==> design/flow/design.v <==
`timescale 1ns / 1ns
module k580vm80a
(
   input         pin_clk,        
   input         pin_f1,         
   input         pin_f2,         
   input         pin_reset,      
   output [15:0] pin_a,          
   output  [7:0] pin_dout,       
   input   [7:0] pin_din,        
   output        pin_aena,       
   output        pin_dena,       
   input         pin_hold,      
   output        pin_hlda,      
   input         pin_ready,     
   output        pin_wait,      
   input         pin_int,       
   output        pin_inte,      
   output        pin_sync,      
   output        pin_dbin,      
   output        pin_wr_n
);
wire  [7:0]    d;
reg   [7:0]    db, di;
reg   [15:0]   a;
wire           clk, f1, f2;
reg            abufena, db_ena, db_stb, dbin_pin, dbinf2;
reg            reset;
wire           ready;
wire           dbin_ext;
reg            t851, t404, t382, t383, t712, t735, t773;
reg            hold, hlda_pin;
wire           hlda, h889;
reg            wr_n, t1124, t1011, sync;
wire           ready_int;
reg   [15:0]   r16_pc, r16_hl, r16_de, r16_bc, r16_sp, r16_wz, mxo;
wire  [15:0]   mxi;
wire           mxr0, mxr1, mxr2, mxr3, mxr4, mxr5;
wire           mxwh, mxwl, mxrh, mxrl, mxw16, mxwadr;
wire           dec16, inc16, iad16;
reg            xchg_dh, xchg_tt, t3144;
wire           t1460, t1467, t1513, t1514, t1519;
wire           sy_inta, sy_wo_n, sy_hlta, sy_out, sy_m1, sy_inp, sy_memr;
reg            sy_stack;
wire           thalt, twt2;
reg            t1, t2, tw, t3, t4, t5;
reg            t1f1, t2f1, twf1, t3f1, t4f1, t5f1;
reg            m1, m2, m3, m4, m5;
reg            m1f1, m2f1, m3f1, m4f1, m5f1;
wire           start, ms0, ms1, m836, m839, m871;
reg            eom, t789, t887, t953, t976, t980;
reg            intr, inta, inte, mstart, minta;
wire           irq;
reg   [7:0]    i;
reg            i25, i14, i03;
wire           imx, acc_sel;
wire           id_op, id_io, id_in, id_popsw, id_pupsw,
               id_nop, id_lxi, id_inx, id_inr, id_dcr, id_idr, id_mvi, id_dad,
               id_dcx, id_opa, id_idm, id_hlt, id_mov, id_opm, id_pop, id_rst,
               id_cxx, id_jxx, id_rxx, id_ret, id_jmp, id_opi, id_out, id_11x,
               id_rlc, id_rxc, id_rar, id_sha, id_daa, id_cma, id_stc, id_cmc,
               id_add, id_adc, id_sub, id_sbb, id_ana, id_xra, id_ora, id_cmp,
               id_lsax, id_mvim, id_shld, id_lhld, id_mvmr, id_mvrm, id_push,
               id_xthl, id_sphl, id_pchl, id_xchg, id_call, id_eidi, id_stlda;
wire           id80, id81, id82, id83, id84, id85, id86, id00, id01,
               id02, id03, id04, id05, id06, id07, id08, id09, id10;
wire           goto, jmpflag;
reg            jmptake, tree0, tree1, tree2;
reg            t2806, t2817, t2819, t3047, t2998, t3363, t3403, t3335, t3361;
reg   [7:0]    xr, r, acc;
wire  [7:0]    x, s, c;
wire           cl, ch, daa, daa_6x, daa_x6;
wire           a398;
reg            a327, a357, a358;
wire           alu_xout, alu_xwr, alu_xrd, alu_ald, alu_awr, alu_ard,
               alu_rld, alu_r00, alu_rwr, alu_srd, alu_zrd, alu_frd;
reg            psw_z, psw_s, psw_p, psw_c, psw_ac, tmp_c;
reg            t2222, t1375, t1497, t1698, t1668, t1780, t1993, t1994;
reg            psw_ld, psw_wr, t2046, t2133, t2175;
assign clk        = pin_clk;
assign f1         = pin_f1;
assign f2         = pin_f2;
assign pin_a      = a;
assign pin_aena   = abufena;
assign pin_dout   = db;
assign pin_dena   = db_ena;
assign dbin_ext = dbinf2;
assign d[7]    = ~reset & ~alu_zrd &
               ( dbin_ext & di[7]
               | mxrl & mxo[7]
               | mxrh & mxo[15]
               | t1f1 & sy_memr
               | alu_xrd & xr[7]
               | alu_ard & acc[7]
               | alu_frd & psw_s
               | alu_srd & s[7] );
assign d[6]    = ~reset & ~alu_zrd &
               ( dbin_ext & di[6]
               | mxrl & mxo[6]
               | mxrh & mxo[14]
               | t1f1 & sy_inp
               | alu_xrd & xr[6]
               | alu_ard & acc[6]
               | alu_frd & psw_z
               | alu_srd & s[6] );
assign d[5]    = ~reset & ~alu_zrd &
               ( dbin_ext & di[5]
               | mxrl & mxo[5]
               | mxrh & mxo[13]
               | t1f1 & sy_m1
               | alu_xrd & xr[5]
               | alu_ard & acc[5]
               | alu_frd & 1'b0
               | alu_srd & s[5] );
assign d[4]    = ~reset & ~alu_zrd &
               ( dbin_ext & di[4]
               | mxrl & mxo[4]
               | mxrh & mxo[12]
               | t1f1 & sy_out
               | alu_xrd & xr[4]
               | alu_ard & acc[4]
               | alu_frd & psw_ac
               | alu_srd & s[4] );
assign d[3]    = ~reset & ~alu_zrd &
               ( dbin_ext & di[3]
               | mxrl & mxo[3]
               | mxrh & mxo[11]
               | t1f1 & sy_hlta
               | alu_xrd & xr[3]
               | alu_ard & acc[3]
               | alu_frd & 1'b0
               | alu_srd & s[3] );
assign d[2]    = ~reset & ~alu_zrd &
               ( dbin_ext & di[2]
               | mxrl & mxo[2]
               | mxrh & mxo[10]
               | t1f1 & sy_stack
               | alu_xrd & xr[2]
               | alu_ard & acc[2]
               | alu_frd & psw_p
               | alu_srd & s[2] );
assign d[1]    = ~reset & ~alu_zrd &
               ( dbin_ext & di[1]
               | mxrl & mxo[1]
               | mxrh & mxo[9]
               | t1f1 & sy_wo_n
               | alu_xrd & xr[1]
               | alu_ard & acc[1]
               | alu_frd & 1'b1
               | alu_srd & s[1] );
assign d[0]    = ~reset & ~alu_zrd &
               ( dbin_ext & di[0]
               | mxrl & mxo[0]
               | mxrh & mxo[8]
               | t1f1 & sy_inta
               | alu_xrd & xr[0]
               | alu_ard & acc[0]
               | alu_frd & psw_c
               | alu_srd & s[0] );
always @(posedge clk)
begin
   if (f2 & db_stb) db <= d;
   if (f2) abufena <=  (~twt2 | ~thalt) & ~hlda_pin;
   if (f1) db_stb <= t1 | (~sy_wo_n & t2);
   if (f1) t851 <= t1 | (~sy_wo_n & (t2 | tw | t3));
   if (f2) db_ena <= ~reset & t851;
end
always @(posedge clk)
begin
   if (f1) t404  <= pin_reset;
   if (f2) reset <= t404;
end
assign pin_hlda = hlda_pin;
assign hlda = hold & (t773 | (t3 & sy_wo_n) | (~m1 & sy_hlta) | t735);
assign h889 = t2f1 | twf1;
always @(posedge clk)
begin
   if (f1)  t712 <= ~sy_wo_n & t3;
   if (f2)  t735 <= t712;
   if (~f2) t382 <= pin_hold;
   if (f2)  t383 <= ((~t382 & hold) | t383);  
   if (~f2) t383 <= 1'b0;
   if (f2)  t773 <= hlda_pin;
   if (f1)  hlda_pin <= hlda;
end
always @(posedge clk)
begin
   if (reset)
      hold <= 1'b0;
   else
      if (f2)
         begin
            if (t382)
               begin
                  if (~sy_inta & h889) hold <= 1'b1;
               end
            else
               hold <= 1'b0;
         end
end
assign pin_dbin   = dbin_pin;
assign pin_wr_n   = wr_n;
assign pin_sync   = sync;
always @(posedge clk)
begin
   dbinf2 <= (f2 | dbin_pin) & ((t1124 & (m1f1 | ~sy_hlta)) | dbinf2);
   if (dbin_pin) di <= pin_din;
   if (f2) dbin_pin <= t1124 & (m1f1 | ~sy_hlta);
   if (f2) sync <= ~ready_int & t1011;
   if (f1) t1011 <= t1 & ~reset;
   if (f1) t1124 <= (t2 | tw) & sy_wo_n;
   if (f1) wr_n <= ~(t3 | tw) | ready_int | sy_wo_n;
end
assign ready_int = (m4 | m5) & id_dad;
assign ready = ready_int | pin_ready;
assign pin_wait = twf1;
assign      t1467    = tree1 | (id04 & t4f1 & ~id_xthl);
assign      t1519    = tree2 | (id00 & t4f1 & ~id_xthl);
assign      mxi      = inc16 ? (a + 16'h0001)
                     : dec16 ? (a - 16'h0001)
                     : a;
assign      inc16    = iad16 & ~dec16;
assign      dec16    = iad16 & id05 & (t4f1 | t5f1 | m4f1 | m5f1);
assign      iad16    = ~(id00 & (t4f1 | t5f1)) & (~minta | m5 | t3144);
assign      mxw16    = t3403;
assign      mxwadr   = t3363 | (t4f1 & ~id_dad & ~id_hlt);
assign      t1513    = (t4f1 & id07) | t3335;
assign      t1514    = (t4f1 & id08) | t3361;
assign      mxrh     = t2998 | (id08 & t4f1 & ~i03);
assign      mxrl     = t3047 | (id08 & t4f1 & i03);
assign      mxwh     = t2817 | (t2806 & ~i03);
assign      mxwl     = t2819 | (t2806 & i03);
assign      mxr0     = tree0;
assign      mxr1     =  xchg_dh & (((t1513 | t1514) & (~i14 & i25)) | t1519)
                     | ~xchg_dh & (t1513 | t1514) & (i14 & ~i25);
assign      mxr2     =  xchg_dh & (t1513 | t1514) & (i14 & ~i25)
                     | ~xchg_dh & (((t1513 | t1514) & (~i14 & i25)) | t1519);
assign      mxr3     = (t1513 | t1514) & (~i14 & ~i25);
assign      mxr4     = t1467 | (t1513 & i14 & i25);
assign      mxr5     = ~(t1467 | t1513 | t1514 | t1519 | mxr0);
always @ (posedge clk)
begin
      if (f1) t3144 <= t4 | t5 | (m4 & ~id02);
      xchg_tt <= id_xchg & t2;
      xchg_dh <= ~reset & ((xchg_tt & ~(id_xchg & t2)) ? ~xchg_dh : xchg_dh);
end
always @ (*)
case ({mxr0, mxr1, mxr2, mxr3, mxr4, mxr5})
   6'b100000:  mxo = r16_pc;
   6'b010000:  mxo = r16_hl;
   6'b001000:  mxo = r16_de;
   6'b000100:  mxo = r16_bc;
   6'b000010:  mxo = r16_sp;
   6'b000001:  mxo = r16_wz;
   default:    mxo = 16'h0000;
endcase
always @ (posedge clk)
if (f2)
begin
   if (mxwadr) a <= mxo;
   if (mxw16)
      begin
         if (mxr0) r16_pc <= mxi;
         if (mxr1) r16_hl <= mxi;
         if (mxr2) r16_de <= mxi;
         if (mxr3) r16_bc <= mxi;
         if (mxr4) r16_sp <= mxi;
         if (mxr5) r16_wz <= mxi;
      end
   else
      begin
         if (mxwl)
            begin
               if (mxr0) r16_pc[7:0] <= d;
               if (mxr1) r16_hl[7:0] <= d;
               if (mxr2) r16_de[7:0] <= d;
               if (mxr3) r16_bc[7:0] <= d;
               if (mxr4) r16_sp[7:0] <= d;
               if (mxr5) r16_wz[7:0] <= d;
            end
         if (mxwh)
            begin
               if (mxr0) r16_pc[15:8] <= d;
               if (mxr1) r16_hl[15:8] <= d;
               if (mxr2) r16_de[15:8] <= d;
               if (mxr3) r16_bc[15:8] <= d;
               if (mxr4) r16_sp[15:8] <= d;
               if (mxr5) r16_wz[15:8] <= d;
            end
      end
end
assign sy_hlta = id_hlt;
assign sy_m1   = m1;
assign sy_inp  = m5 & id_in;
assign sy_out  = m5 & id_out;
assign sy_inta = inta;
assign sy_memr = sy_wo_n & ~sy_inp & ~minta;
assign sy_wo_n  = m1 | m2 | m3 | (((m4 & ~id86) | (m5 & ~id85)) & ~ready_int);
always @(posedge clk)
begin
   if (f1)
      begin
         sy_stack <= (t1 & t1460)
                   | (t3 & m3 & id_cxx & ~jmptake)
                   | (t5 & m1 & id_rxx & ~jmptake);
      end
end
assign twt2    = (t2f1 | twf1) & ~start;
assign thalt   = ~m1 & sy_hlta;
always @(posedge clk)
begin
   if (f1)
      begin
         t1f1 <= t1 & ~reset;  
         t2f1 <= t2;
         twf1 <= tw;
         t3f1 <= t3;
         t4f1 <= t4;
         t5f1 <= t5;
      end
   if (f2)
      begin
         t1 <= start;
         t2 <= ~start & t1f1;
         tw <= ~start & (t2f1 | twf1) & (~ready | thalt);
         t3 <= ~start & (t2f1 | twf1) &  ready & ~thalt;
         t4 <= ~start & t3f1 & ms0 & ~ms1;
         t5 <= ~start & t4f1 & ms0 & ~ms1;
      end
end
assign m836 = m1f1 & id82;
assign m839 = ~t976 | ~sy_hlta;
assign m871 = t789 | id81;
assign start = ~m839
             | t953
             | (eom & ~(hold & t887))
             | (f2 & ((~t382 & hold) | t383) & ~(twf1 | t3f1 | t4f1 | t5f1));
assign ms0 = ~reset & m839 & ~(sy_stack & ~t1f1) & ~(eom & ~m836);
assign ms1 = ~reset & m839 & ~(sy_stack & ~t1f1) & ~(m871 & ~m836) & eom;
always @(posedge clk)
begin
   if (f1)
      begin
         t789 <= (id84 & m3) | (id83 & ~id_mvim & m4) | m5;
         t887 <= hold;
         t953 <= reset;
         t976 <= t980 & m4;
         eom <= t5
              | t4 & m1 & id80
              | t3 & m2
              | t3 & m3
              | t3 & m4
              | t3 & m5 & ~id_xthl;
      end
   if (f2)
      begin
         t980 <= sy_inta;
      end
end
always @(posedge clk)
begin
   if (f1)
      begin
         m1f1 <= m1;
         m2f1 <= m2;
         m3f1 <= m3;
         m4f1 <= m4;
         m5f1 <= m5;
      end
   if (f2)
      begin
         m1 <= (~ms0 & ~ms1) | (~ms1 & m1f1);
         m2 <= (~ms0 | ~ms1) & ((ms0 & m2f1) | (ms1 & m1f1));
         m3 <= (ms0 & m3f1) | (ms1 & m2f1);
         m4 <= (ms0 & m4f1) | (ms1 & m3f1) | (ms0 & ms1);
         m5 <= (ms0 & m5f1) | (ms1 & m4f1);
      end
end
assign irq = intr & inte & ~reset & ~hold;
assign pin_inte = inte;
always @(posedge clk)
begin
   if (f2) intr <= pin_int;
   if (f2) mstart <= ~ms0 & ~ms1;
   if (sy_inta) minta <= 1;
   if (f1 & t1 & m1) minta <= 0;
end
always @(posedge clk or posedge reset)
begin
   if (reset)
      begin
         inta <= 0;
         inte <= 0;
      end
   else
      begin
         if (f1)
            begin
               if (irq & ((tw & sy_hlta) | (mstart & ~id_eidi))) inta <= 1;
               if (~intr | id_eidi | (t5 & id_rst)) inta <= 0;
            end
         if (f2)
            begin
               if (t1f1 & id_eidi) inte <= i[3];
               if (t1f1 & sy_inta) inte <= 0;
            end
      end
end
function cmp
(
   input [7:0] i,
   input [7:0] c,
   input [7:0] m
);
   cmp = &(~(i ^ c) | m);
endfunction
assign imx     = ~(id_op | (id_mov & t4));
assign acc_sel = imx ? (i[5:3] == 3'b111) : (i[2:0] == 3'b111);
assign jmpflag =    (psw_c &  i14 & ~i25)     
                  | (psw_p & ~i14 &  i25)     
                  | (psw_z & ~i14 & ~i25)     
                  | (psw_s &  i14 &  i25);    
always @(posedge clk)
begin
   if (~f2 & (reset | (m1 & t3))) i <= pin_din;
   if (f1)
      begin
         i25 <= imx ? i[5] : i[2];
         i14 <= imx ? i[4] : i[1];
         i03 <= imx ? i[3] : i[0];
      end
end
assign goto    = id_rst | id_jmp | id_call | (jmptake & (id_cxx | id_jxx));
assign t1460   = (t1 & ( (m2 & id00)
                      | (m3 & id00)
                      | (m4 & (id01 | id04))
                      | (m5 & (id01 | id04)))
               | t2 & ( (m2 & id00)
                      | (m4 & id01)
                      | (m5 & id01))
               | t3 & ( (m4 & (id04 | id_sphl)))
               | t5 & ( (m1 & (id04 | id_sphl)))) & ~(~jmptake & id_cxx & t5);
always @(posedge clk)
begin
   if (f2 & t4f1)
      begin
         jmptake <= i03 ? jmpflag : ~jmpflag;
      end
   if (f1)
      begin
         tree0 <= t1 & ( (m1 & ~goto)
                       | (m2 & ~id_xthl)
                       | (m3 & ~id_xthl)
                       | (m4 & id02))
                | t2 & (  m1
                       | (m2 & ~id_xthl)
                       | (m3 & ~id_xthl)
                       | (m4 & (id02 | id_rst | id_cxx | id_call))
                       | (m5 & (id_rst | id_cxx | id_call)))
                | t3 & ( (m4 & (id_ret | id_rxx))
                       | (m5 & (id_ret | id_rxx)))
                | t5 & id_pchl;
         tree1 <= t1460;
         tree2 <= t1 & ( (m4 & (id_mov | id_idr | id_op))
                       | (m5 & id08))
                | t2 & ( (m4 & (id_shld | id00 | id_dad))
                       | (m5 & (id_shld | id00 | id_dad)))
                | t3 & ( (m4 & (id_lhld | id_dad))
                       | (m5 & (id_lhld | id_dad)))
                | t5 & m5;
         t2806 <= id08 & ((t3 & m4) | (t5 & m1));
         t2817 <= reset | (t3 & (m1 | m3 | (m4 & id_io) | (m5 & id06)));
         t2819 <= reset | (t3 & (m2 | (m4 & id06) | (m5 & id_rst)));
         t3047 <= m4 & (t1 | t2) & id_dad
                | t2 & ((m4 & id_shld) | (m5 & id03));
         t2998 <= (t1 | t2) & m5 & id_dad
                | t2 & ((m5 & id_shld) | (m4 & id03));
         t3403 <= t2 & ( (m1 | m2)
                       | (m3 & ~id_xthl)
                       | ((m4 | m5) & ~id_dad & ~id09))
                | t3 & m4 & id09
                | t5 & (m5 | (m1 & ~id08));
         t3363 <= t1 & (m1 | m2 | m3 | ((m4 | m5) & ~id_hlt & ~id_dad));
         t3335 <= id07 & ((t1 & (m4 | m5)) | (t3 & (m2 | m3)) | t5);
         t3361 <= t1 & m4 & id_lsax
                | t2 & id10 & ~sy_wo_n
                | t3 & id10 & sy_wo_n & (m4 | m5)
                | t5 & id08 & m1;
      end
end
assign id_nop     = cmp(i, 8'b00xxx000, 8'b00111000);
assign id_lxi     = cmp(i, 8'b00xx0001, 8'b00110000);
assign id_lsax    = cmp(i, 8'b000xx010, 8'b00011000);
assign id_inx     = cmp(i, 8'b00xx0011, 8'b00110000);
assign id_inr     = cmp(i, 8'b00xxx100, 8'b00111000);
assign id_dcr     = cmp(i, 8'b00xxx101, 8'b00111000);
assign id_idr     = cmp(i, 8'b00xxx10x, 8'b00111001);
assign id_mvi     = cmp(i, 8'b00xxx110, 8'b00111000);
assign id_dad     = cmp(i, 8'b00xx1001, 8'b00110000);
assign id_dcx     = cmp(i, 8'b00xx1011, 8'b00110000);
assign id_opa     = cmp(i, 8'b00xxx111, 8'b00111000);
assign id_idm     = cmp(i, 8'b0011010x, 8'b00000001);
assign id_stlda   = cmp(i, 8'b0011x010, 8'b00001000);
assign id_mvim    = cmp(i, 8'b00110110, 8'b00000000);
assign id_shld    = cmp(i, 8'b00100010, 8'b00000000);
assign id_lhld    = cmp(i, 8'b00101010, 8'b00000000);
assign id_mvmr    = cmp(i, 8'b01110xxx, 8'b00000111) & ~id_hlt;
assign id_mvrm    = cmp(i, 8'b01xxx110, 8'b00111000) & ~id_hlt;
assign id_hlt     = cmp(i, 8'b01110110, 8'b00000000);
assign id_mov     = cmp(i, 8'b01xxxxxx, 8'b00111111);
assign id_op      = cmp(i, 8'b10xxxxxx, 8'b00111111);
assign id_opm     = cmp(i, 8'b10xxx110, 8'b00111000);
assign id_pop     = cmp(i, 8'b11xx0001, 8'b00110000);
assign id_push    = cmp(i, 8'b11xx0101, 8'b00110000);
assign id_rst     = cmp(i, 8'b11xxx111, 8'b00111000);
assign id_xthl    = cmp(i, 8'b11100011, 8'b00000000);
assign id_sphl    = cmp(i, 8'b11111001, 8'b00000000);
assign id_pchl    = cmp(i, 8'b11101001, 8'b00000000);
assign id_xchg    = cmp(i, 8'b11101011, 8'b00000000);
assign id_cxx     = cmp(i, 8'b11xxx100, 8'b00111000);
assign id_jxx     = cmp(i, 8'b11xxx010, 8'b00111000);
assign id_rxx     = cmp(i, 8'b11xxx000, 8'b00111000);
assign id_ret     = cmp(i, 8'b110x1001, 8'b00010000);
assign id_call    = cmp(i, 8'b11xx1101, 8'b00110000);
assign id_eidi    = cmp(i, 8'b1111x011, 8'b00001000);
assign id_jmp     = cmp(i, 8'b1100x011, 8'b00001000);
assign id_io      = cmp(i, 8'b1101x011, 8'b00001000);
assign id_opi     = cmp(i, 8'b11xxx110, 8'b00111000);
assign id_in      = cmp(i, 8'b11011011, 8'b00000000);
assign id_popsw   = cmp(i, 8'b11110001, 8'b00000000);
assign id_out     = cmp(i, 8'b11010011, 8'b00000000);
assign id_11x     = cmp(i, 8'b11xxxxxx, 8'b00111111);
assign id_pupsw   = cmp(i, 8'b11110101, 8'b00000000);
assign id_rxc     = ~i[5] & i[3] & id_opa;
assign id_sha     = ~i[5]        & id_opa;
assign id_rlc     = (i[5:3] == 3'b000) & id_opa;
assign id_rar     = (i[5:3] == 3'b011) & id_opa;
assign id_daa     = (i[5:3] == 3'b100) & id_opa;
assign id_cma     = (i[5:3] == 3'b101) & id_opa;
assign id_stc     = (i[5:3] == 3'b110) & id_opa;
assign id_cmc     = (i[5:3] == 3'b111) & id_opa;
assign id_add     = (i[5:3] == 3'b000) & (id_op | id_opi);
assign id_adc     = (i[5:3] == 3'b001) & (id_op | id_opi);
assign id_sub     = (i[5:3] == 3'b010) & (id_op | id_opi);
assign id_sbb     = (i[5:3] == 3'b011) & (id_op | id_opi);
assign id_ana     = (i[5:3] == 3'b100) & (id_op | id_opi);
assign id_xra     = (i[5:3] == 3'b101) & (id_op | id_opi);
assign id_ora     = (i[5:3] == 3'b110) & (id_op | id_opi);
assign id_cmp     = (i[5:3] == 3'b111) & (id_op | id_opi);
assign id80       = id_lxi  | id_pop   | id_opm  | id_idm  | id_dad
                  | id_xthl | id_xchg  | id_jxx  | id_ret  | id_eidi
                  | id_nop  | id_stlda | id_mvmr | id_mvrm | id_hlt
                  | id_opa  | id_mvim  | id_jmp  | id_io   | id_opi
                  | id_mvi  | id_lsax  | id_lhld | id_shld | id_op;
assign id81       = id_dcx  | id_inx   | id_sphl | id_pchl | id_xchg
                  | id_eidi | id_nop   | id_opa  | id_op   | id_mov
                  | (id_idr & ~id82);
assign id82       = id_pop  | id_push  | id_opm  | id_idm  | id_dad
                  | id_rst  | id_ret   | id_rxx  | id_mvrm | id_mvmr
                  | id_hlt  | id_mvim  | id_io   | id_opi  | id_mvi
                  | id_lsax;
assign id83       = id_opm  | id_stlda | id_mvmr | id_mvrm | id_opi
                  | id_mvi  | id_lsax;
assign id84       = id_lxi  | id_jxx   | id_jmp;
assign id85       = id_push | id_idm   | id_rst  | id_xthl | id_cxx
                  | id_call | id_mvim  | id_shld | (id_io & ~i[3]);
assign id86       = id_push | id_rst   | id_xthl | id_cxx  | id_call
                  | id_mvmr | id_shld  | (~i[3] & (id_lsax | id_stlda));
assign id00       = id_xthl   | id_pchl  | id_sphl;
assign id01       = id_pop    | id_rxx   | id_ret;
assign id02       = id_mvi    | id_opi   | id_io;
assign id03       = id_rst    | id_push  | id_xthl | id_cxx  | id_call;
assign id04       = id_rst    | id_push  | id_xthl | id_cxx  | id_call;
assign id05       = id_rst    | id_push  | id_xthl | id_cxx  | id_call | id_dcx;
assign id06       = id_pop    | id_rxx   | id_ret  | id_dad  | id_lhld | id_io;
assign id07       = id_dcx    | id_inx   | id_lxi  | id_dad;
assign id08       = id_mov    | id_mvi   | id_idr  | id_op;
assign id09       = id_rst    | id_push  | id_xthl | id_cxx  | id_call | id_shld;
assign id10       = id_pop    | id_push  | id_mvrm | id_mvi;
assign alu_xwr  =  (a327 | t4f1 & (id_rst | id_out | ~id_11x));
assign alu_xout = ~(id_sub | id_sbb | id_cmp | id_cma);
assign alu_xrd  = t1698 | a358;
assign x = alu_xout ? xr : ~xr;
assign alu_ald = t2222 & ( id_adc | id_add | id_daa | id_xra | id_sbb
                         | id_sub | id_ana | id_ora | id_sha | id_cma);
assign alu_ard = t1375 | a398;
assign alu_awr = t1497 | a357;
assign alu_r00 = id_dcr & t4f1;
assign alu_srd = t1668;
assign alu_rwr = t1780;
assign alu_rld = t4f1 & (id_sha | id_op | id_opi);
assign daa = id_daa & t4f1;
assign daa_x6 = (acc[3] & (acc[2] | acc[1])) | psw_ac;
assign daa_6x = ((acc[3] & (acc[2] | acc[1])) & acc[4] & acc[7])
              | (acc[7] & (acc[6] | acc[5])) | tmp_c;
assign s  = {7'b0000000, id_rlc & c[7]}
          | ((id_rxc | id_ora | id_ana | id_xra) ? 8'h00 : (x + r + cl))
          | (id_rxc  ? {ch, r[7:1]} : 8'h00)
          | (id_ora  ? (x | r) : 8'h00)
          | (id_ana  ? (x & r) : 8'h00)
          | (id_xra  ? (x ^ r) : 8'h00);
assign cl = tmp_c & ~id_daa & ~id_rlc & ~id_ora & ~id_xra & ~id_rxc;
assign ch = tmp_c & id_rar | r[0] & ~id_rar;
assign c[0] = (r[0] & x[0]) | (cl & (r[0] | x[0]));
assign c[1] = (r[1] & x[1]) | (c[0] & (r[1] | x[1]));
assign c[2] = (r[2] & x[2]) | (c[1] & (r[2] | x[2]));
assign c[3] = (r[3] & x[3]) | (c[2] & (r[3] | x[3]));
assign c[4] = (r[4] & x[4]) | (c[3] & (r[4] | x[4]));
assign c[5] = (r[5] & x[5]) | (c[4] & (r[5] | x[5]));
assign c[6] = (r[6] & x[6]) | (c[5] & (r[6] | x[6]));
assign c[7] = (r[7] & x[7]) | (c[6] & (r[7] | x[7]));
assign alu_frd = t2046;  
assign alu_zrd = m1f1 & t3f1;
assign a398 = t1993 & ((t1994 & id08) | id_opa | id_stlda | id_lsax | id_io);
always @(posedge clk)
begin
   if (f1)
      begin
         t1375 <= t2 & m4 & id_pupsw;
         t1497 <= t3 & m5 & id_popsw;
         t1698 <= t5 & m1 & ~id_inr & ~id_dcr
                | t3 & m5 & id_rst;
         t1668 <= t2 & m5 & (id_inr | id_dcr)
                | t3 & m5 & id_dad
                | t3 & m4 & id_dad
                | t5 & m1 & (id_inr | id_dcr);
         t1780 <= t3 & m1
                | t1 & (m4 | m5) & id_dad;
         t2222 <= (t2 & m1) | (t1 & m5);
         a327  <= t3 & m4 & ~(id_dad | id_out | id_rst)
                | t2 & (m4 | m5) & id_dad;
         a357  <= t3 & m5 & (id_io | id_mvim) & sy_wo_n
                | t3 & m4 & (id_stlda | id_lsax | id_mvmr) & sy_wo_n
                | acc_sel & id08 & (t5 & m1 | t3 & m4);
         a358  <= t2 &  ~sy_wo_n & (id_io | id_mvim | id_stlda | id_lsax | id_mvmr);
         psw_ld   <= t3 & m4 & id_popsw;
         psw_wr   <= t2 & m1 & (id_opi | id_inr | id_dcr | id_daa | id_op);
         t2046    <= t2 & m5 & id_pupsw;   
         t1993    <= t4 & m1;
         t1994    <= acc_sel;
         t2133    <= ~id_rxc & c[7];
         t2175    <= t3 & m1
                   | t2 & m5 & id_dad;
      end
end
always @(posedge clk)
begin
   if (f2)
      begin
         if (alu_xwr) xr <= id_rst ? (i & 8'b00111000) : d;
         if (alu_awr) acc <= d;
         if (alu_ald) acc <= s;
         if (alu_rld) r <= acc;
         if (alu_rwr) r <= d;
         if (alu_r00) r <= 8'hff;
         if (daa)
            begin
               r[1] <= daa_x6;
               r[2] <= daa_x6;
               r[5] <= daa_6x;
               r[6] <= daa_6x;
            end
         if (psw_ld)
            begin
               psw_c  <= d[0];  
               psw_p  <= d[2];
               psw_ac <= d[4];
               psw_z  <= d[6];
               psw_s  <= d[7];
            end
         if (psw_wr)
            begin
               psw_p  <= ~(^s);
               psw_ac <= (c[3] & ~id_xra & ~id_ora & ~id_rxc) | (id_ana & (x[3] | r[3]));
               psw_z  <= ~(|s);
               psw_s  <= s[7];
            end
         if (t2222)
            begin
               if (id_xra | id_stc | id_ora | id_ana | id_cmc)
                  psw_c <= ~tmp_c;
               if (id_cmp | id_sbb | id_sub)
                  psw_c <= ~(t2133 | id_rxc & x[0]);
               if (id_dad | id_sha | id_adc | id_add)
                  psw_c <= t2133 | id_rxc & x[0];
            end
         if (daa & daa_6x)
                  psw_c <= 1'b1;
         if (t2175)
            tmp_c <= psw_c;
         if (t4f1)
            begin
               if (id_sbb)
                  tmp_c <= ~psw_c;
               if (id_inr | id_ora | id_xra | id_ana | id_cmp | id_sub)
                  tmp_c <= 1'b1;
               if (id_dad | id_cma | id_dcr | id_add | id_stc)
                  tmp_c <= 1'b0;
            end
      end
end
endmodule
==> design/flow/run.sh <==
#!/bin/bash
# the make line also repeats each setting of config.mk as NAME=value (left out here)
make -C /OpenROAD-flow-scripts/flow DESIGN_CONFIG=/design/flow/config.mk WORK_HOME=/design/flow/orfs CLKGATE_MAP_FILE= finish
==> design/flow/config.mk <==
export PLATFORM = sky130hd
export DESIGN_NAME = k580vm80a
export DESIGN_NICKNAME = k580vm80a
export VERILOG_FILES = /design/flow/design.v
export SDC_FILE = /design/flow/constraint.sdc
export NUM_CORES = 4
export LEC_CHECK = 0
export ABC_AREA = 1
export CAP_MARGIN = 20
export CORE_ASPECT_RATIO = 0.9
export CORE_MARGIN = 2
export CORE_UTILIZATION = 68
export CTS_CLUSTER_SIZE = 29
export SETUP_SLACK_MARGIN = 0.99
export SLEW_MARGIN = 20
==> design/flow/constraint.sdc <==
create_clock -name core_clock -period 3.78 [get_ports {pin_clk}]
set_input_delay 0.7560 -clock core_clock [delete_from_list [all_inputs] [get_ports {pin_clk}]]
set_output_delay 0.7560 -clock core_clock [all_outputs]
set_load 0.01 [all_outputs]
==> results.toml, run 1 <==
# physical design summary
[run_status]
status = "aborted with a tool error"
lastStage = "global routing (5_1_grt)"

[placed_design]
hpwl_mm = 33.4
place_congestion = 1.09
portBuffers = 46
place_area_um2 = 15200

[die]
core_area_um2 = 19100
pin_count = 47
chipWidth_um = 151
floorplan.core_util = 0.689
chipHeight_um = 136
chip_area_um2 = 20500
rows = 48

[logic_synthesis]
ys_cells = 1364
largest_area_cell = "edfxtp_1"
area_leaders = "edfxtp_1, nand2_1, inv_1, nor2_1, o21ai_0"
syn_inst = 1364
xor_area_frac = 0.0153
syn_area_um2 = 13200
synth-main-ff-cell = "edfxtp_1"
synth-warning-count = 1
yosysUniqueCellTypes = 68
mux_share = 0
synth_top_area_share = 0.559
synth.ff_latch_count = 253
ys_sh_simple = 0.190
yosys.stat.chipArea_um2 = 13200
post_synth_ao_oa_area_fraction = 0.128
syn_area_per_cell_um2 = 9.64
ys_seq_frac = 0.572
common_cells = "nand2_1, edfxtp_1, inv_1, nor2_1, o21ai_0"
edf_count = 245
top_logic_kind = "simple AND/OR/NAND/NOR gates"
ys_sh_adder = 0.0230
ys_async_sr_fraction = 0.00791
syn_nets = 1402
yosysMostFrequentCell = "nand2_1"

[clock_network]
htree_num_levels = 1
cts.sinks = 253
clockBufferDepth = 3
cts_buffers = 26
cts_root_buffer = "clkbuf_16"
holdBufCountCts = 0
==> what timing repair did <==
action / CTS
gates cloned: 1
gates resized: 125
setup endpoints to repair: 208
buffers inserted: 56
pin swaps: 32
==> stage by stage <==
| step | setup WS (ns) | total power, W | cells |
|---|---|---|---|
| 2_1_floorplan | -0.0329 | 0.00424 | 1364 |
| 3_3_place_gp | -0.229 | 0.00486 | 1796 |
| 3_5_place_dp | -0.467 | 0.00493 | 1796 |
| 4_1_cts | -0.263 | 0.00763 | 1900 |
==> run 2, diff against run 1 <==
ABC_AREA = default   (was 1)
CORE_ASPECT_RATIO = default   (was 0.9)
CORE_UTILIZATION = 24   (was 68)
CTS_CLUSTER_SIZE = default   (was 29)
SETUP_SLACK_MARGIN = default   (was 0.99)
clock period = 8.32 ns   (was 3.78 ns; I/O delays follow)
==> results.toml, run 2 <==
# physical design summary
[hold_path]
worstHoldStart = "t404$_DFFE_PP_"
hold_path_end = "reset$_DFFE_PP_"
holdPathStages = 0
hold_path_class = "register to register"

[logic_synthesis]
ys_seq_frac = 0.534
syn_inst = 1319
synth_top_area_share = 0.522
top_logic_kind = "AND-OR/OR-AND gates"
area_leaders = "edfxtp_1, nand2_1, a21oi_1, o21ai_0, nor2_1"
yosysMostFrequentCell = "edfxtp_1"
synth-warning-count = 1
synth-main-ff-cell = "edfxtp_1"
synth.ff_latch_count = 253
ys_sh_adder = 0.0215
ys_cells = 1319
syn_area_per_cell_um2 = 10.7
syn_area_um2 = 14100
mux_share = 0.0125
syn_nets = 1357
yosys.stat.chipArea_um2 = 14100
xor_area_frac = 0.0180
yosysUniqueCellTypes = 99
post_synth_ao_oa_area_fraction = 0.216
ys_sh_simple = 0.160
ys_async_sr_fraction = 0.00791
largest_area_cell = "edfxtp_1"
edf_count = 245
common_cells = "edfxtp_1, nand2_1, nor2_1, a21oi_1, o21ai_0"

[detailed_routing]
vias = 11741
vias_per_cell = 5.50
drtPass1Iterations = 7
ant_nets = 0
route.detailed.wl_per_inst_um = 23.9
drt_iter0_drc = 1679
n_antenna_cell = 0
drc = 0
wl_mm = 51.1

[cells_and_area]
area.growth.synth_to_final_pct = 15.7
fin_nets = 1383

[power_and_ir_drop]
vdd_ir_drop_max_mv = 0.198
leakage_nw = 5.55
pwr-share-comb = 0.170
pg_clk_w = 0.00131
power.share.clock = 0.374
sequentialPowerShare = 0.456
p_seq_w = 0.00160
power.density_nw_per_um2 = 215
switchingPower_w = 0.00102
top_power_group = "registers"
pg_comb_w = 0.000597
swShare = 0.290
internal_power_w = 0.00249

[worst_setup_path]
timing.rr.end = "r16_de[15]$_DFFE_PP_"
cp_max_fo = 24
path_depth = 17
reg2reg_slack_ns = 2.03
crit_end = "r16_de[15]$_DFFE_PP_"
critical_path.max_stage_delay_ns = 0.90
slowest_stage = "edfxtp_1"
ff2ff_path_depth = 17
crit_type = "register to register"
cp_data_required_time_ns = 8.55
cp.arrival_ns = 6.52
start_kind = "register"
critPathLaunch = "i[1]$_DFFE_PP_"
cpLargestDelayFamily = "AND-OR/OR-AND gates"
r2r-start = "i[1]$_DFFE_PP_"
path_buffers = 2
path_cells = "nand3b_1 > a21oi_1 > buf_4 > a22oi_1 > o21ai_1 > xor2_1 > inv_1 > ha_1 > nor2b_1 > o21ai_0 > a21oi_1 > o21a_1 > o21a_1 > or3_1 > and4_1 > a2111oi_4 > o2bb2ai_1"
endpoint_kind = "register"

[clock_network]
cts_tree = "done"
htree_num_levels = 1
cts_buffers = 29
cts.clk_slew.worst_paths_ns = 0.06
postCtsSetupRepairBufs = 0
clock_latency_ns = 0.59
cts_root_buffer = "clkbuf_16"
cts_resized = 0
holdBufCountCts = 0
cts.sinks = 253
clockBufferDepth = 3

[sta]
finalSetupViolCount = 0
skew_ns = 0.0388
max_clock_freq_mhz = 159
final_max_slew_viol_count = 0
rsz0062_at_grt = "no"
min_period_ns = 6.29
finalHoldViolCount = 0
holdWs_ns = 0.434
slew_headroom = 0.234
fin_crit_sh = 0.757
worst_slack_ns = 2.03
worst_pin_slew_ns = 1.14
tns_ns = 0

[grt]
grt_use_total = 0.164
gr-total-overflow = 0
grt_pass1_vias = 11326
grt_pass1_wl_mm = 75.2
antenna_found_initial = 0
grt_max_degree = 60

[placed_design]
portBuffers = 46
hpwl_mm = 37.2
place_congestion = 0.955
dp_slack_ns = 2.27

[die]
pin_count = 47
chipWidth_um = 246
rows = 88
floorplan.core_util = 0.243
core_area_um2 = 57900
chipHeight_um = 246
chip_area_um2 = 60700

[run]
warnings = 34
maxCapViolCount = 0

[run_status]
status = "finished clean"
run 2: layout make-up:
| class | instances | area (µm²) |
|---|---|---|
| clock buffer | 35 | 748 |
| clock inverter | 19 | 221 |
| fill | 6073 | 41600 |
| inverter | 54 | 203 |
| multi-input combinational | 940 | 6050 |
| sequential | 253 | 7530 |
| tap | 765 | 957 |
| timing repair buffer | 67 | 613 |
run 2: per-layer routing:
metal	up-vias	track usage	share of wire	wire, µm
met5	-	0	0	0
met1	5834	0.232	0.43	22200
met3	88	0.0255	0.085	4340
met4	0	0.0470	0.029	1490
met2	636	0.258	0.45	23000
li1	5183	-	-	-
run 2: metrics by stage:
step	power (W)	cells	cell area (µm²)	utilization
floorplan	0.00197	1319	14100	-
global placement	0.00220	2079	15300	0.265
detailed placement	0.00220	2079	15300	0.265
CTS	0.00351	2133	16300	0.282
global route	0.00362	2133	16300	0.282
finish	0.00351	2133	16300	0.282
==> run 3, diff against run 2 <==
CORE_UTILIZATION = 40   (was 24)
clock period = 8.0 ns   (was 8.32 ns; I/O delays follow)
==> results.toml, run 3 <==
# physical design summary
[power_and_ir_drop]
p_seq_w = 0.00166
vdd_ir_drop_max_mv = 0.137
pg_comb_w = 0.000619
pg_clk_w = 0.00133
power_w = 0.00361
pwr-share-comb = 0.172
top_power_group = "registers"
sequentialPowerShare = 0.461
switchingPower_w = 0.00104
power.density_nw_per_um2 = 227
internal_power_w = 0.00256
power.share.clock = 0.368
leakage_nw = 5.57
swShare = 0.289

[logic_synthesis]
yosys.stat.chipArea_um2 = 14100
ys_seq_frac = 0.534
mux_share = 0.0125
yosysMostFrequentCell = "edfxtp_1"
synth.ff_latch_count = 253
syn_inst = 1319
synth_top_area_share = 0.522
top_logic_kind = "AND-OR/OR-AND gates"
largest_area_cell = "edfxtp_1"
syn_nets = 1357
syn_area_um2 = 14100
common_cells = "edfxtp_1, nand2_1, nor2_1, a21oi_1, o21ai_0"
ys_cells = 1319
xor_area_frac = 0.0180
ys_sh_adder = 0.0215
post_synth_ao_oa_area_fraction = 0.216
syn_area_per_cell_um2 = 10.7
synth-warning-count = 1
area_leaders = "edfxtp_1, nand2_1, a21oi_1, o21ai_0, nor2_1"
yosysUniqueCellTypes = 99
synth-main-ff-cell = "edfxtp_1"
ys_async_sr_fraction = 0.00791
edf_count = 245
ys_sh_simple = 0.160

[clock_network]
clock_latency_ns = 0.57
cts.clk_slew.worst_paths_ns = 0.06
cts_buffers = 28
holdBufCountCts = 0
cts_tree = "done"
cts_resized = 0
postCtsSetupRepairBufs = 0
htree_num_levels = 1
cts.sinks = 253
clockBufferDepth = 3
cts_root_buffer = "clkbuf_16"

[grt]
grt_pass1_vias = 11191
grt_max_degree = 60
antenna_found_initial = 0
gr-total-overflow = 0
grt_pass1_wl_mm = 71.4
grt_use_total = 0.262

[detailed_routing]
route.detailed.wl_per_inst_um = 26.5
vias_per_cell = 6.47
drtPass1Iterations = 6
drt_iter0_drc = 1680
n_antenna_cell = 0
vias = 11813
ant_nets = 0
drc = 0
wl_mm = 48.3

[worst_setup_path]
reg2reg_slack_ns = 1.71
start_kind = "register"
path_depth = 16
cp_data_required_time_ns = 8.24
critical_path.max_stage_delay_ns = 0.92
ff2ff_path_depth = 16
crit_end = "r16_bc[8]$_DFFE_PP_"
endpoint_kind = "register"
cpLargestDelayFamily = "AND-OR/OR-AND gates"
r2r-start = "i[1]$_DFFE_PP_"
slowest_stage = "a2111oi_0"
critPathLaunch = "i[1]$_DFFE_PP_"
path_buffers = 2
crit_type = "register to register"
cp_max_fo = 24
timing.rr.end = "r16_bc[8]$_DFFE_PP_"
cp.arrival_ns = 6.53
path_cells = "nand3b_1 > a21oi_1 > buf_4 > a22oi_1 > o21ai_1 > xor2_1 > ha_1 > inv_1 > a2111oi_0 > o2111a_1 > a221oi_1 > o2111ai_1 > a21oi_1 > nor2_1 > o21ai_1 > o21ai_0"

[placed_design]
portBuffers = 46
place_area_um2 = 15000
place_congestion = 0.987
dp_cells = 1773
hpwl_mm = 34.5
dp_slack_ns = 1.95

[run]
maxCapViolCount = 0
warnings = 34

[die]
floorplan.core_util = 0.407
rows = 68
chip_area_um2 = 36800
chipWidth_um = 192
chipHeight_um = 192
core_area_um2 = 34600
pin_count = 47

[sta]
rsz0062_at_grt = "no"
worst_slack_ns = 1.71
min_period_ns = 6.29
worst_pin_slew_ns = 1.08
finalHoldViolCount = 0
max_clock_freq_mhz = 159
final_max_slew_viol_count = 0
finalSetupViolCount = 0
fin_crit_sh = 0.786
skew_ns = 0.0167
slew_headroom = 0.265
tns_ns = 0

[cells_and_area]
fillers = 3185
final_cells = 1825
fin_nets = 1386
area.growth.synth_to_final_pct = 12.9
stdcell_area_um2 = 15900

[hold_path]
hold_path_class = "register to register"
hold_path_end = "t735$_DFFE_PP_"
worstHoldStart = "t712$_DFFE_PP_"
holdPathStages = 0

[run_status]
status = "finished clean"
run 3: metrics by stage:
stage,utilization,hold WS (ns)
after floorplan,-,0.271
after global placement,0.433,0.401
after detailed placement,0.433,0.406
after CTS,0.460,0.421
after global routing,0.460,0.429
final,0.460,0.422
run 3: layout make-up:
| class | count | area (µm²) | share of cell area |
|---|---|---|---|
| clock inverter | 15 | 168 | 0.0105 |
| tap | 455 | 569 | 0.0358 |
| multi-input combinational | 940 | 6050 | 0.380 |
| sequential | 253 | 7530 | 0.473 |
| timing repair buffer | 71 | 643 | 0.0404 |
| inverter | 54 | 203 | 0.0127 |
| clock buffer | 37 | 764 | 0.0480 |
run 3: metal layers:
metal / share of wire / global-route usage / routed length [µm] / up-vias
li1: - / - / - / 5167
met1: 0.43 / 0.372 / 20600 / 5781
met2: 0.43 / 0.389 / 20700 / 721
met3: 0.10 / 0.0557 / 4970 / 144
met4: 0.042 / 0.109 / 2040 / 0
met5: 0 / 0 / 0 / -
==> run 4, diff against run 3 <==
ABC_AREA = 1   (was default)
CORE_ASPECT_RATIO = 1.52   (was default)
CORE_UTILIZATION = 72   (was 40)
CTS_CLUSTER_DIAMETER = 394   (was default)
CTS_CLUSTER_SIZE = 98   (was default)
SETUP_SLACK_MARGIN = -0.36   (was default)
clock period = 3.6 ns   (was 8.0 ns; I/O delays follow)
==> results.toml, run 4 <==
# physical design summary
[run_status]
status = "aborted with a tool error"
lastStage = "global routing (5_1_grt)"
tool.error = "[ERROR GRT-0232] Routing congestion too high. Check the congestion heatmap in the GUI."

[logic_synthesis]
common_cells = "nand2_1, edfxtp_1, inv_1, nor2_1, o21ai_0"
ys_sh_simple = 0.190
area_leaders = "edfxtp_1, nand2_1, inv_1, nor2_1, o21ai_0"
largest_area_cell = "edfxtp_1"
synth-warning-count = 1
ys_cells = 1364
syn_area_um2 = 13200
xor_area_frac = 0.0153
top_logic_kind = "simple AND/OR/NAND/NOR gates"
ys_seq_frac = 0.572
post_synth_ao_oa_area_fraction = 0.128
yosysUniqueCellTypes = 68
syn_nets = 1402
yosys.stat.chipArea_um2 = 13200
synth.ff_latch_count = 253
syn_area_per_cell_um2 = 9.64
synth_top_area_share = 0.559
mux_share = 0
ys_async_sr_fraction = 0.00791
syn_inst = 1364
ys_sh_adder = 0.0230
edf_count = 245
synth-main-ff-cell = "edfxtp_1"
yosysMostFrequentCell = "nand2_1"

[die]
floorplan.core_util = 0.727
chipWidth_um = 114
chipHeight_um = 171
pin_count = 47
chip_area_um2 = 19400
rows = 61
core_area_um2 = 18100

[placed_design]
place_congestion = 1.15
portBuffers = 46
hpwl_mm = 36.1
dp_slack_ns = -0.662

[clock_network]
cts_root_buffer = "clkbuf_16"
htree_num_levels = 1
cts.sinks = 253
clockBufferDepth = 3
cts_buffers = 6

[grt]
gr-total-overflow = 25
grt_use_total = 0.667
[run 4: repair_timing]
action	in CTS
gates resized	23
setup endpoints to repair	96
pin swaps	9
buffers inserted	4
hold buffers	0
[run 4: routing by layer]
layer / track usage / overflow
met4: 0.718 / 13
met5: 0.0587 / 0
met1: 0.650 / 0
met2: 0.907 / 12
met3: 0.412 / 0
[run 4: per-stage QoR]
| stage | cells | utilization | area, µm² |
|---|---|---|---|
| 4_1_cts | 1815 | 0.861 | 15600 |
| 3_5_place_dp | 1803 | 0.845 | 15300 |
| 3_3_place_gp | 1803 | 0.845 | 15300 |
| 2_1_floorplan | 1364 | - | 13200 |
==> run 5, diff against run 4 <==
CORE_ASPECT_RATIO = default   (was 1.52)
CORE_UTILIZATION = 68   (was 72)
CTS_CLUSTER_DIAMETER = default   (was 394)
CTS_CLUSTER_SIZE = 14   (was 98)
PLACE_DENSITY_LB_ADDON = 0.07   (was default)
SETUP_SLACK_MARGIN = 1.06   (was -0.36)
clock period = 3.7 ns   (was 3.6 ns; I/O delays follow)
==> results.toml, run 5 <==
# physical design summary
[logic_synthesis]
mux_share = 0
post_synth_ao_oa_area_fraction = 0.128
yosysMostFrequentCell = "nand2_1"
ys_cells = 1364
yosys.stat.chipArea_um2 = 13200
ys_sh_adder = 0.0230
area_leaders = "edfxtp_1, nand2_1, inv_1, nor2_1, o21ai_0"
common_cells = "nand2_1, edfxtp_1, inv_1, nor2_1, o21ai_0"
syn_area_um2 = 13200
synth_top_area_share = 0.559
xor_area_frac = 0.0153
yosysUniqueCellTypes = 68
syn_inst = 1364
ys_sh_simple = 0.190
top_logic_kind = "simple AND/OR/NAND/NOR gates"
syn_area_per_cell_um2 = 9.64
ys_async_sr_fraction = 0.00791
synth-warning-count = 1
ys_seq_frac = 0.572
synth.ff_latch_count = 253
synth-main-ff-cell = "edfxtp_1"
edf_count = 245
largest_area_cell = "edfxtp_1"
syn_nets = 1402

[grt]
gr-total-overflow = 0
antenna_found_initial = 1
grt_pass1_wl_mm = 68.5
grt_pass1_vias = 12033
grt_use_total = 0.453
grt_max_degree = 31

[power_and_ir_drop]
swShare = 0.298
power_w = 0.00792
power.share.clock = 0.336
p_seq_w = 0.00361
pwr-share-comb = 0.208
pg_clk_w = 0.00266
vdd_ir_drop_max_mv = 0.479
leakage_nw = 6.96
top_power_group = "registers"
pg_comb_w = 0.00165
internal_power_w = 0.00556
power.density_nw_per_um2 = 475
sequentialPowerShare = 0.455
switchingPower_w = 0.00236

[detailed_routing]
route.detailed.wl_per_inst_um = 26.1
drt_iter0_drc = 2598
vias_per_cell = 6.84
wl_mm = 49.0
drc = 0
vias = 12852
n_antenna_cell = 0
ant_nets = 0
drtPass1Iterations = 8

[worst_setup_path]
crit_type = "register to register"
critPathLaunch = "i[6]$_DFFE_PP_"
start_kind = "register"
cp_data_required_time_ns = 3.98
reg2reg_slack_ns = -0.55
endpoint_kind = "register"
slowest_stage = "edfxtp_1"
path_buffers = 5
cp.arrival_ns = 4.52
r2r-start = "i[6]$_DFFE_PP_"
cp_max_fo = 4
timing.rr.end = "r[6]$_DFFE_PP_"
path_depth = 29
ff2ff_path_depth = 29
critical_path.max_stage_delay_ns = 0.48
cpLargestDelayFamily = "AND-OR/OR-AND gates"
cp_common_cell = "inv_2"
crit_end = "r[6]$_DFFE_PP_"

[hold_path]
worstHoldStart = "t712$_DFFE_PP_"
hold_path_class = "register to register"
holdPathStages = 0
hold_path_end = "t735$_DFFE_PP_"

[sta]
finalHoldViolCount = 0
min_period_ns = 4.25
rsz0062_at_grt = "yes"
worst_pin_slew_ns = 1.18
holdWs_ns = 0.441
final_max_slew_viol_count = 0
skew_ns = 0.0202
slew_headroom = 0.213
max_clock_freq_mhz = 236
fin_crit_sh = 1.15
finalSetupViolCount = 127
worst_slack_ns = -0.546

[clock_network]
htree_num_levels = 1
cts_tree = "done"
holdBufCountCts = 0
cts.sinks = 253
clock_latency_ns = 0.55
cts.clk_slew.worst_paths_ns = 0.07
cts_root_buffer = "clkbuf_16"
clockBufferDepth = 3
cts_buffers = 26

[die]
rows = 50
core_area_um2 = 18800
floorplan.core_util = 0.699
chipWidth_um = 143
chip_area_um2 = 20500
pin_count = 47
chipHeight_um = 143

[run_status]
so_faults = "negative setup slack"
status = "complete, but fails checks"

[cells_and_area]
fillers = 848
area.growth.synth_to_final_pct = 26.7
logic_area_um2 = 5220
fin_nets = 1637
flop_area_um2 = 7530

[placed_design]
hpwl_mm = 32.4
portBuffers = 46
place_congestion = 1.06

[run]
maxCapViolCount = 0
warnings = 37
## run 5: repair_timing
item | CTS | global route
setup buffers | 3 | 19
pin swaps | 23 | 23
gates resized | 65 | 64
setup endpoints to repair | 217 | 249
## run 5: area by class of cell
| class | instances | share of cell area |
|---|---|---|
| flip-flops and latches | 253 | 0.452 |
| clock buffers | 30 | 0.0399 |
| inverters | 216 | 0.0495 |
| multi-input cells | 870 | 0.313 |
| clock inverters | 18 | 0.0107 |
| repair buffers | 232 | 0.116 |
| well taps | 260 | 0.0195 |
## run 5: metrics by stage
stage | utilization | cells | TNS, ns | worst slack, ns | area (µm²)
after global routing | 0.885 | 1879 | -55.19 | -0.804 | 16700
after CTS | 0.865 | 1860 | -12.83 | -0.298 | 16300
after floorplan | - | 1364 | -1.51 | -0.113 | 13300
after global placement | 0.806 | 1809 | -7.54 | -0.239 | 15200
after detailed placement | 0.806 | 1809 | -26.72 | -0.463 | 15200
final | 0.885 | 1879 | -36.25 | -0.546 | 16700
## run 5: per-layer routing
metal | track usage | wire length [µm]
met4 | 0.261 | 4500
met5 | 0 | 0
met1 | 0.588 | 15500
met2 | 0.701 | 21300
met3 | 0.113 | 7680
==> run 6, diff against run 5 <==
PLACE_DENSITY_LB_ADDON = default   (was 0.07)
SETUP_SLACK_MARGIN = default   (was 1.06)
clock period = 3.9 ns   (was 3.7 ns; I/O delays follow)
==> results.toml, run 6 <==
# physical design summary
[run_status]
status = "complete, but fails checks"
so_faults = "negative setup slack"

[hold_path]
hold_path_end = "reset$_DFFE_PP_"
holdPathStages = 0
worstHoldStart = "t404$_DFFE_PP_"
hold_path_class = "register to register"

[detailed_routing]
ant_nets = 0
route.detailed.wl_per_inst_um = 26.1
wl_mm = 48.3
vias = 12664
vias_per_cell = 6.86
drtPass1Iterations = 8
n_antenna_cell = 0
drt_iter0_drc = 2168
drc = 0

[logic_synthesis]
largest_area_cell = "edfxtp_1"
ys_sh_simple = 0.190
syn_inst = 1364
ys_async_sr_fraction = 0.00791
common_cells = "nand2_1, edfxtp_1, inv_1, nor2_1, o21ai_0"
post_synth_ao_oa_area_fraction = 0.128
synth.ff_latch_count = 253
yosysMostFrequentCell = "nand2_1"
top_logic_kind = "simple AND/OR/NAND/NOR gates"
syn_area_per_cell_um2 = 9.64
synth-warning-count = 1
ys_seq_frac = 0.572
edf_count = 245
synth_top_area_share = 0.559
yosysUniqueCellTypes = 68
area_leaders = "edfxtp_1, nand2_1, inv_1, nor2_1, o21ai_0"
synth-main-ff-cell = "edfxtp_1"
syn_area_um2 = 13200
syn_nets = 1402
ys_sh_adder = 0.0230
mux_share = 0
xor_area_frac = 0.0153
ys_cells = 1364
yosys.stat.chipArea_um2 = 13200

[die]
chip_area_um2 = 20500
floorplan.core_util = 0.699
core_area_um2 = 18800
rows = 50
chipHeight_um = 143
chipWidth_um = 143
pin_count = 47

[sta]
fin_crit_sh = 1.11
skew_ns = 0.0316
final_max_slew_viol_count = 0
holdWs_ns = 0.431
max_clock_freq_mhz = 231
min_period_ns = 4.32
slew_headroom = 0.309
worst_slack_ns = -0.424
finalHoldViolCount = 0
finalSetupViolCount = 117
rsz0062_at_grt = "yes"
worst_pin_slew_ns = 1.03

[worst_setup_path]
cp_max_fo = 6
start_kind = "register"
path_depth = 28
crit_type = "register to register"
cp_data_required_time_ns = 4.14
cp.arrival_ns = 4.56
critPathLaunch = "i[7]$_DFFE_PP_"
reg2reg_slack_ns = -0.42
cpLargestDelayFamily = "AND-OR/OR-AND gates"
path_buffers = 5
r2r-start = "i[7]$_DFFE_PP_"
slowest_stage = "edfxtp_1"
crit_end = "r16_wz[14]$_DFFE_PP_"
timing.rr.end = "r16_wz[14]$_DFFE_PP_"
endpoint_kind = "register"
cp_common_cell = "inv_2"
ff2ff_path_depth = 28
critical_path.max_stage_delay_ns = 0.45

[power_and_ir_drop]
pwr-share-comb = 0.207
power.share.clock = 0.350
power.density_nw_per_um2 = 469
top_power_group = "registers"
vdd_ir_drop_max_mv = 0.477
swShare = 0.293
switchingPower_w = 0.00226
sequentialPowerShare = 0.442
pg_clk_w = 0.00271
p_seq_w = 0.00342
leakage_nw = 6.83
internal_power_w = 0.00547
pg_comb_w = 0.00160

[placed_design]
hpwl_mm = 31.1
dp_slack_ns = -0.509
place_congestion = 1.03
portBuffers = 46

[grt]
antenna_found_initial = 0
grt_pass1_wl_mm = 67.7
grt_use_total = 0.444
gr-total-overflow = 0
grt_max_degree = 38
grt_pass1_vias = 11905

[cells_and_area]
fin_nets = 1605
final_util = 0.876
area.growth.synth_to_final_pct = 25.4

[clock_network]
clock_latency_ns = 0.55
cts_tree = "done"
cts.clk_slew.worst_paths_ns = 0.07
htree_num_levels = 1
cts_buffers = 26
cts.sinks = 253
cts_root_buffer = "clkbuf_16"
clockBufferDepth = 3

[run]
maxCapViolCount = 0
warnings = 38
run 6: metal layers:
metal / wire, µm / track usage / part of all wire / vias up
met5: 0 / 0 / 0 / -
met4: 3890 / 0.226 / 0.081 / 0
met3: 7690 / 0.0996 / 0.16 / 399
met2: 21300 / 0.707 / 0.44 / 1401
met1: 15400 / 0.577 / 0.32 / 5749
li1: - / - / - / 5115
run 6: what timing repair did:
action	4_1_cts	5_1_grt
hold buffers	0	0
setup buffers	13	24
gates cloned	0	1
pin swaps	23	28
gates resized	70	68
hold endpoints to repair	0	0
setup endpoints to repair	123	126
run 6: per-stage QoR:
step	total power [W]	setup TNS, ns	instance area [µm²]	std cells
floorplan	0.00409	0	13200	1364
global placement	0.00463	-10.44	14700	1762
detailed placement	0.00468	-28.32	14700	1762
CTS	0.00742	-2.17	16000	1823
global route	0.00785	-37.77	16500	1847
finish	0.00773	-19.84	16500	1847
run 6: cell type report:
cell class | count | area, µm²
timing repair buffer | 199 | 1660
clock inverter | 14 | 180
sequential | 253 | 7530
tap | 260 | 325
multi-input combinational | 870 | 5220
timing repair inverter | 1 | 5.00
fill | 836 | 2340
inverter | 216 | 825
clock buffer | 34 | 752
==> run 7, diff against run 6 <==
ABC_AREA = default   (was 1)
CAP_MARGIN = 35   (was 20)
CELL_PAD_IN_SITES_DETAIL_PLACEMENT = 0   (was default)
CELL_PAD_IN_SITES_GLOBAL_PLACEMENT = 3   (was default)
CORE_MARGIN = 9   (was 2)
CORE_UTILIZATION = 25   (was 68)
CTS_CLUSTER_DIAMETER = 40   (was default)
CTS_CLUSTER_SIZE = default   (was 14)
GPL_ROUTABILITY_DRIVEN = 1   (was default)
GPL_TIMING_DRIVEN = 0   (was default)
MAX_ROUTING_LAYER = met5   (was default)
PLACE_DENSITY_LB_ADDON = 0.21   (was default)
SETUP_SLACK_MARGIN = 0.52   (was default)
SLEW_MARGIN = 35   (was 20)
TNS_END_PERCENT = 15   (was default)
clock period = 5.18 ns   (was 3.9 ns; I/O delays follow)
==> results.toml, run 7 <==
# physical design summary
[run_status]
status = "finished clean"

[cells_and_area]
fin_nets = 1517
final_util = 0.336
area.growth.synth_to_final_pct = 32.3
logic_area_um2 = 6690
final_cells = 2268
fillers = 5637
flop_area_um2 = 7530
stdcell_area_um2 = 18600

[clock_network]
cts.sinks = 253
cts_tree = "done"
cts_buffers = 49
cts_root_buffer = "clkbuf_16"
clock_latency_ns = 0.56
clockBufferDepth = 3
htree_num_levels = 2
holdBufCountCts = 0
cts.clk_slew.worst_paths_ns = 0.05

[detailed_routing]
drt_iter0_drc = 1266
vias_per_cell = 5.40
wl_mm = 62.2
route.detailed.wl_per_inst_um = 27.4
vias = 12251
drc = 0
ant_nets = 0
drtPass1Iterations = 6
n_antenna_cell = 0

[worst_setup_path]
cp_max_fo = 7
endpoint_kind = "register"
path_buffers = 4
path_depth = 13
cp.arrival_ns = 4.89
slowest_stage = "a211oi_1"
ff2ff_path_depth = 13
timing.rr.end = "r16_pc[8]$_DFFE_PP_"
r2r-start = "i[6]$_DFFE_PP_"
cp_common_cell = "buf_12"
cpLargestDelayFamily = "AND-OR/OR-AND gates"
reg2reg_slack_ns = 0.59
critical_path.max_stage_delay_ns = 0.81
critPathLaunch = "i[6]$_DFFE_PP_"
path_cells = "buf_6 > buf_12 > buf_12 > nor3_4 > a311o_2 > nand2_1 > a31oi_4 > mux2i_1 > a211oi_1 > o211ai_1 > o21ai_2 > o21ai_4 > buf_12"
crit_type = "register to register"
cp_data_required_time_ns = 5.49
crit_end = "r16_pc[8]$_DFFE_PP_"
start_kind = "register"

[logic_synthesis]
yosys.stat.chipArea_um2 = 14100
syn_area_um2 = 14100
xor_area_frac = 0.0180
edf_count = 245
syn_nets = 1357
synth_top_area_share = 0.522
yosysMostFrequentCell = "edfxtp_1"
common_cells = "edfxtp_1, nand2_1, nor2_1, a21oi_1, o21ai_0"
synth-main-ff-cell = "edfxtp_1"
area_leaders = "edfxtp_1, nand2_1, a21oi_1, o21ai_0, nor2_1"
yosysUniqueCellTypes = 99
syn_inst = 1319
post_synth_ao_oa_area_fraction = 0.216
ys_async_sr_fraction = 0.00791
ys_sh_simple = 0.160
synth-warning-count = 1
largest_area_cell = "edfxtp_1"
top_logic_kind = "AND-OR/OR-AND gates"
ys_cells = 1319
syn_area_per_cell_um2 = 10.7
synth.ff_latch_count = 253
ys_seq_frac = 0.534
mux_share = 0.0125
ys_sh_adder = 0.0215

[sta]
skew_ns = 0.0199
min_period_ns = 4.59
worst_pin_slew_ns = 0.975
final_max_slew_viol_count = 0
slew_headroom = 0.350
max_clock_freq_mhz = 218
worst_slack_ns = 0.594
fin_crit_sh = 0.885
rsz0062_at_grt = "yes"
finalHoldViolCount = 0
finalSetupViolCount = 0

[grt]
grt_pass1_vias = 11998
antenna_found_initial = 2
grt_use_total = 0.182
gr-total-overflow = 0
grt_pass1_wl_mm = 88.3
grt_max_degree = 39

[power_and_ir_drop]
pg_clk_w = 0.00349
swShare = 0.289
sequentialPowerShare = 0.348
vdd_ir_drop_max_mv = 0.207
top_power_group = "the clock network"
pwr-share-comb = 0.175
internal_power_w = 0.00520
power_w = 0.00731
leakage_nw = 6.54
power.density_nw_per_um2 = 392
pg_comb_w = 0.00128
switchingPower_w = 0.00212
power.share.clock = 0.477
p_seq_w = 0.00255

[placed_design]
place_congestion = 0.870
dp_slack_ns = -1.55
dp_cells = 2118
hpwl_mm = 46.2
place_area_um2 = 15600
portBuffers = 46

[die]
pin_count = 47
chipWidth_um = 255
core_area_um2 = 55400
chipHeight_um = 255
rows = 86
chip_area_um2 = 65300
floorplan.core_util = 0.254

[run]
maxCapViolCount = 0
warnings = 36

[hold_path]
hold_path_end = "reset$_DFFE_PP_"
hold_path_class = "register to register"
worstHoldStart = "t404$_DFFE_PP_"
holdPathStages = 0
[run 7: timing repair]
| action | 4_1_cts | 5_1_grt |
|---|---|---|
| gates cloned | 0 | 1 |
| resized | 102 | 55 |
| endpoints found under the setup margin | 134 | 128 |
| pin swaps | 14 | 27 |
| buffers inserted | 30 | 27 |
[run 7: stage by stage]
stage	setup TNS, ns	hold WS [ns]
floorplan	0	0.271
global route	0	0.423
global placement	-190.30	0.402
finish	0	0.410
CTS	0	0.409
detailed placement	-156.01	0.405
[run 7: cell type report]
| class | count | area share |
|---|---|---|
| Buffer | 72 | 0.0237 |
| Clock buffer | 55 | 0.0693 |
| Clock inverter | 37 | 0.0268 |
| Inverter | 54 | 0.0111 |
| Multi-Input combinational cell | 940 | 0.359 |
| Sequential cell | 253 | 0.404 |
| Tap cell | 748 | 0.0502 |
| Timing Repair Buffer | 109 | 0.0562 |
[run 7: metal layers]
metal / GRT usage / vias to the layer above / part of all wire
li1: - / 5466 / -
met5: 0 / - / 0
met2: 0.275 / 422 / 0.44
met4: 0.0480 / 0 / 0.022
met1: 0.262 / 6280 / 0.48
met3: 0.0318 / 83 / 0.055
No activity file was given, so power comes from the tool's default toggle rates.
